==> try-fjord <==
==> flow/design.v <==
module DECODER_UNIT
(input wire [1:0]            alu_fun,
output reg arith_enable,logic_enable,comp_enable,shift_enable);
  always@(*)
  begin
    arith_enable = 1'b0;
    logic_enable = 1'b0;
    comp_enable = 1'b0;
    shift_enable = 1'b0;
    case(alu_fun)
      4'b00:arith_enable = 1'b1;
      4'b01:logic_enable = 1'b1;
      4'b10:comp_enable = 1'b1;
      4'b11:shift_enable = 1'b1;
      default: begin
            arith_enable = 1'b0;
            logic_enable = 1'b0;
            comp_enable =1'b 0;
            shift_enable = 1'b0;
        end
      endcase
  end
endmodule
module ARITHMATIC_UNIT#(parameter alu_width =16)
(
  input wire [alu_width-1:0]  A,B,
  input wire                  clk,rst,
  input wire arith_enable,
  input wire [1:0]            alu_fun,
  output reg                  arith_flag,carry_out,
  output reg [alu_width-1:0]  arith_out);
reg [alu_width:0] arith_out_reg;
wire carry_out_reg;
reg arith_flag_reg;  
always@(posedge clk or negedge rst)
begin
  if(!rst)
    begin
    arith_out <= 16'b0;
    carry_out <= 16'b0;
    arith_flag <= 16'b0;
    end
  else
   begin
    arith_out <= arith_out_reg[alu_width-1:0];
    carry_out <= carry_out_reg;
    arith_flag <= arith_flag_reg;
   end 
end
always@(*)
  begin
    arith_out_reg   = 1'b0  ;
    arith_flag_reg  = 1'b0 ;
      if(arith_enable)
        begin
    case(alu_fun)  
    4'b00:begin
    arith_out_reg   = A+B  ;
    arith_flag_reg  = 1'b1 ;
            end
    4'b01:begin
    arith_out_reg   = A-B  ;
    arith_flag_reg  = 1'b1 ;
           end
    4'b10:begin
    arith_out_reg   = A*B  ;
    arith_flag_reg  = 1'b1 ;
            end
    4'b11:begin
    arith_out_reg   = (B == 0) ? {1'b0, {alu_width{1'b1}}} : A/B  ;
    arith_flag_reg  = 1'b1 ;
           end
          endcase
          end    
end
assign carry_out_reg = arith_out_reg[alu_width] ;
endmodule
module LOGIC_UNIT#(parameter alu_width =16)
(
  input wire [alu_width-1:0]  A,B,
  input wire                  clk,rst,
  input wire logic_enable,
  input wire [1:0]            alu_fun,
  output reg                  logic_flag,
  output reg [alu_width-1:0]  logic_out);
reg [alu_width-1:0] logic_out_reg;
reg logic_flag_reg;
always @ (posedge clk or negedge rst)
 begin 
   if (!rst)
     begin
      logic_out  <= 'b0 ;
      logic_flag <= 'b0 ;	
	 end
   else
     begin   
      logic_out  <= logic_out_reg ;
      logic_flag <= logic_flag_reg ;
	 end
 end	
always@(*)
begin
    logic_out_reg  = 1'b0  ;
    logic_flag_reg = 1'b0 ;
    if(logic_enable)
        begin
    case(alu_fun)  
    4'b00:begin
    logic_out_reg   = A&B  ;
    logic_flag_reg  = 1'b1 ;
            end
    4'b01:begin
    logic_out_reg   = A|B  ;
    logic_flag_reg  = 1'b1 ;
           end
    4'b10:begin
    logic_out_reg   = ~(A&B) ;
    logic_flag_reg  = 1'b1 ;
            end
    4'b11:begin
    logic_out_reg   = ~(A|B) ;
    logic_flag_reg  = 1'b1 ;
           end
          endcase
          end            
end 
endmodule
module comparsion_unit#(parameter alu_width =16)
(
  input wire [alu_width-1:0]  A,B,
  input wire                  clk,rst,
  input wire comp_enable,
  input wire [1:0]            alu_fun,
  output reg                  comp_flag,
  output reg [alu_width-1:0]  comp_out);
reg comp_out_reg ;
reg  comp_flag_reg ;
always @ (posedge clk or negedge rst)
 begin 
   if (!rst)
     begin
      comp_out  <= 'b0 ;
      comp_flag <= 'b0 ;	
	 end
   else
     begin   
      comp_out  <= comp_out_reg ;
      comp_flag <= comp_flag_reg ;
	 end
 end
always@(*)
    begin
      comp_out_reg = 1'b0;
      comp_flag_reg = 1'b0;
      if(comp_enable)
        begin
  case(alu_fun)
      4'b00:begin
      comp_out_reg = 1'b0;
      comp_flag_reg = 1'b1;
      end 
      4'b01:begin
        comp_flag_reg  = 1'b1;
        if(A==B)
           begin
    comp_out_reg = 1'b1;
          end
       else
          begin
    comp_out_reg   = 1'b0;
          end
        end
    4'b10:begin
      comp_flag_reg  = 1'b1 ;
      if(A > B)
        begin
    comp_out_reg   = 1'b1;
        end
    else
        begin
    comp_out_reg   = 1'b0;
        end
        end
    4'b11:begin
      comp_flag_reg  = 1'b1;
      if(A < B)
          begin
    comp_out_reg   = 16'b1;
          end
    else
          begin
    comp_out_reg   = 1'b0;
          end
      end
   endcase
          end
   end
  endmodule
module shift_unit#(parameter alu_width =16)
(
  input wire [alu_width-1:0]  A,B,
  input wire                  clk,rst,
  input wire                shift_enable,
  input wire [1:0]            alu_fun,
  output reg                  shift_flag,
  output reg [alu_width-1:0]  shift_out);
reg [alu_width-1:0]  shift_out_reg ;
reg shift_flag_reg ;
always @ (posedge clk or negedge rst)
 begin 
   if (!rst)
     begin
      shift_out  <= 'b0 ;
      shift_flag <= 'b0 ;	
	 end
   else
     begin   
      shift_out  <= shift_out_reg ;
      shift_flag <= shift_flag_reg ;
	 end
 end
   always@(*)
begin
        shift_out_reg = 1'b0;
        shift_flag_reg = 1'b0;
      if(shift_enable)
        begin
      case(alu_fun)  
        4'b00:begin
        shift_flag_reg = 1'b1;
        shift_out_reg = A >> 1;
        end
        4'b01:begin
        shift_out_reg = A << 1;
        shift_flag_reg = 1'b1;
        end
        4'b10:begin
        shift_flag_reg = 1'b1;
        shift_out_reg = B >> 1;
         end
        4'b11:begin
        shift_flag_reg = 1'b1;
        shift_out_reg = B << 1;
        end
      endcase
end
end 
endmodule
module TOP_VIEW#(parameter alu_width =16)
(
  input wire [alu_width-1:0]    A,B,
  input wire                    clk,rst,
  input wire [3:0]              alu_fun,
  output wire                   arith_flag,carry_out,logic_flag,comp_flag,shift_flag,
  output wire [alu_width-1:0]   arith_out,logic_out,comp_out,shift_out
  );
wire                  comp_enable ;
wire                  shift_enable ;
wire                  logic_enable ;
wire                  arith_enable ;
  DECODER_UNIT U_decoder(
  .alu_fun(alu_fun[3:2]),
  .arith_enable(arith_enable),
  .logic_enable(logic_enable),
  .shift_enable(shift_enable),
  .comp_enable(comp_enable)
  );
  ARITHMATIC_UNIT U_arithmatic(
  .A(A),
  .arith_enable(arith_enable),
  .B(B),
  .clk(clk),
  .rst(rst),
  .alu_fun(alu_fun[1:0]),
  .arith_out(arith_out),
  .arith_flag(arith_flag),
  .carry_out(carry_out)
  );
   LOGIC_UNIT U_logic(
  .A(A),
  .logic_enable(logic_enable),
  .B(B),
  .clk(clk),
  .rst(rst),
  .alu_fun(alu_fun[1:0]),
  .logic_out(logic_out),
  .logic_flag(logic_flag)
   );
   comparsion_unit U_comp (
  .A(A),
  .comp_enable(comp_enable),
  .B(B),
  .clk(clk),
  .rst(rst),
  .alu_fun(alu_fun[1:0]),
  .comp_out(comp_out),
  .comp_flag(comp_flag)
  );
  shift_unit U_shift(
  .A(A),
  .shift_enable(shift_enable),
  .B(B),
  .clk(clk),
  .rst(rst),
  .alu_fun(alu_fun[1:0]),
  .shift_out(shift_out),
  .shift_flag(shift_flag)
  );
endmodule
==> flow/run.sh <==
#!/bin/bash
# the make line also repeats each setting of config.mk as NAME=value (left out here)
make -C /OpenROAD-flow-scripts/flow DESIGN_CONFIG=/design/flow/config.mk WORK_HOME=/design/flow/orfs CLKGATE_MAP_FILE= finish
==> flow/config.mk <==
export PLATFORM = sky130hd
export DESIGN_NAME = TOP_VIEW
export DESIGN_NICKNAME = TOP_VIEW
export VERILOG_FILES = /design/flow/design.v
export SDC_FILE = /design/flow/constraint.sdc
export NUM_CORES = 4
export LEC_CHECK = 0
export CAP_MARGIN = 20
export CORE_MARGIN = 2
export CORE_UTILIZATION = 70
export CTS_CLUSTER_DIAMETER = 52
export SETUP_SLACK_MARGIN = -2.0
export SLEW_MARGIN = 20
export TNS_END_PERCENT = 5
==> flow/constraint.sdc <==
create_clock -name core_clock -period 29.5 [get_ports {clk}]
set_input_delay 5.9000 -clock core_clock [delete_from_list [all_inputs] [get_ports {clk}]]
set_output_delay 5.9000 -clock core_clock [all_outputs]
set_load 0.01 [all_outputs]
==> try-willow (differences from try-fjord) <==
--- a/flow/config.mk
+++ b/flow/config.mk
@@ -6,9 +6,10 @@
 export NUM_CORES = 4
 export LEC_CHECK = 0
+export ABC_AREA = 1
 export CAP_MARGIN = 20
 export CORE_MARGIN = 2
-export CORE_UTILIZATION = 70
+export CORE_UTILIZATION = 58
 export CTS_CLUSTER_DIAMETER = 52
-export SETUP_SLACK_MARGIN = -2.0
+export SETUP_SLACK_MARGIN = 5.0
 export SLEW_MARGIN = 20
-export TNS_END_PERCENT = 5
+export TNS_END_PERCENT = 65
==> flow/constraint.sdc (replaced) <==
create_clock -name core_clock -period 20.0 [get_ports {clk}]
set_input_delay 4.0000 -clock core_clock [delete_from_list [all_inputs] [get_ports {clk}]]
set_output_delay 4.0000 -clock core_clock [all_outputs]
set_load 0.01 [all_outputs]
==> try-amber (differences from try-fjord) <==
--- a/flow/config.mk
+++ b/flow/config.mk
@@ -8,7 +8,7 @@
 export CAP_MARGIN = 20
 export CORE_MARGIN = 2
-export CORE_UTILIZATION = 70
-export CTS_CLUSTER_DIAMETER = 52
-export SETUP_SLACK_MARGIN = -2.0
+export CORE_UTILIZATION = 40
+export CTS_CLUSTER_DIAMETER = 398
+export CTS_CLUSTER_SIZE = 98
 export SLEW_MARGIN = 20
 export TNS_END_PERCENT = 5
==> flow/constraint.sdc (replaced) <==
create_clock -name core_clock -period 36.0 [get_ports {clk}]
set_input_delay 7.2000 -clock core_clock [delete_from_list [all_inputs] [get_ports {clk}]]
set_output_delay 7.2000 -clock core_clock [all_outputs]
set_load 0.01 [all_outputs]
==> try-violet (differences from try-fjord) <==
--- a/flow/config.mk
+++ b/flow/config.mk
@@ -8,7 +8,4 @@
 export CAP_MARGIN = 20
 export CORE_MARGIN = 2
-export CORE_UTILIZATION = 70
-export CTS_CLUSTER_DIAMETER = 52
-export SETUP_SLACK_MARGIN = -2.0
+export CORE_UTILIZATION = 40
 export SLEW_MARGIN = 20
-export TNS_END_PERCENT = 5
==> flow/constraint.sdc (replaced) <==
create_clock -name core_clock -period 15.4 [get_ports {clk}]
set_input_delay 3.0800 -clock core_clock [delete_from_list [all_inputs] [get_ports {clk}]]
set_output_delay 3.0800 -clock core_clock [all_outputs]
set_load 0.01 [all_outputs]
==> results <==
metric	try-fjord	try-violet	try-willow	try-amber
Height of the chip	156.2 um	205.3 um	170.9 um	205.3 um
Post-cts gate resize count	39	224	212	12
Area growth from synthesis to final layout	-	51.42%	47.58%	16.19%
Final cell count without fillers	-	3266	3409	2718
FF/Latch Area	-	1351 um^2	1351 um^2	1351 um^2
Critical path arrival	-	28.37 ns	29.77 ns	34.76 ns
Longest individual stage delay on the worst path	-	0.53 ns	0.37 ns	0.57 ns
Most frequent CP cell	-	-	nand2_2	ha_1
Post-place setup slack	-3.911 ns	-14.13 ns	-8.405 ns	-1.052 ns
Switching power	-	0.9797 mW	0.8528 mW	0.3665 mW
Seq pwr share	-	7.8%	7.6%	9.2%
Switching portion of total power	-	48.51%	52.95%	50.14%
Transition time at the pin with the least slew margin	-	1.105 ns	1.056 ns	0.9558 ns
Aoi share	19.29%	19.29%	16.85%	19.29%
Power per unit of standard cell area	-	82.26 nW/um^2	67.52 nW/um^2	38.80 nW/um^2
Minimum setup slack in the final design	-	-12.76 ns	-9.592 ns	1.453 ns
Detail Placement HPWL	52620 um	50270 um	44580 um	44290 um
Simple share	19.76%	19.76%	22.12%	19.76%
Die extent in x	156.2 um	205.3 um	170.9 um	205.3 um
Status	did not finish	finished with violations	finished with violations	complete, no violations
Last stage reached	global routing (5_1_grt)	-	-	-
Reasons for failing layout checks	-	setup timing	setup timing	-
Largest area class, layout	-	multi-input combinational cells	multi-input combinational cells	multi-input combinational cells
End-of-flow core utilization	-	61.52%	86.33%	47.20%
# placed instances	2815	3109	3219	2686
Power figures rest on the tool's default switching activity, not on a simulated workload.
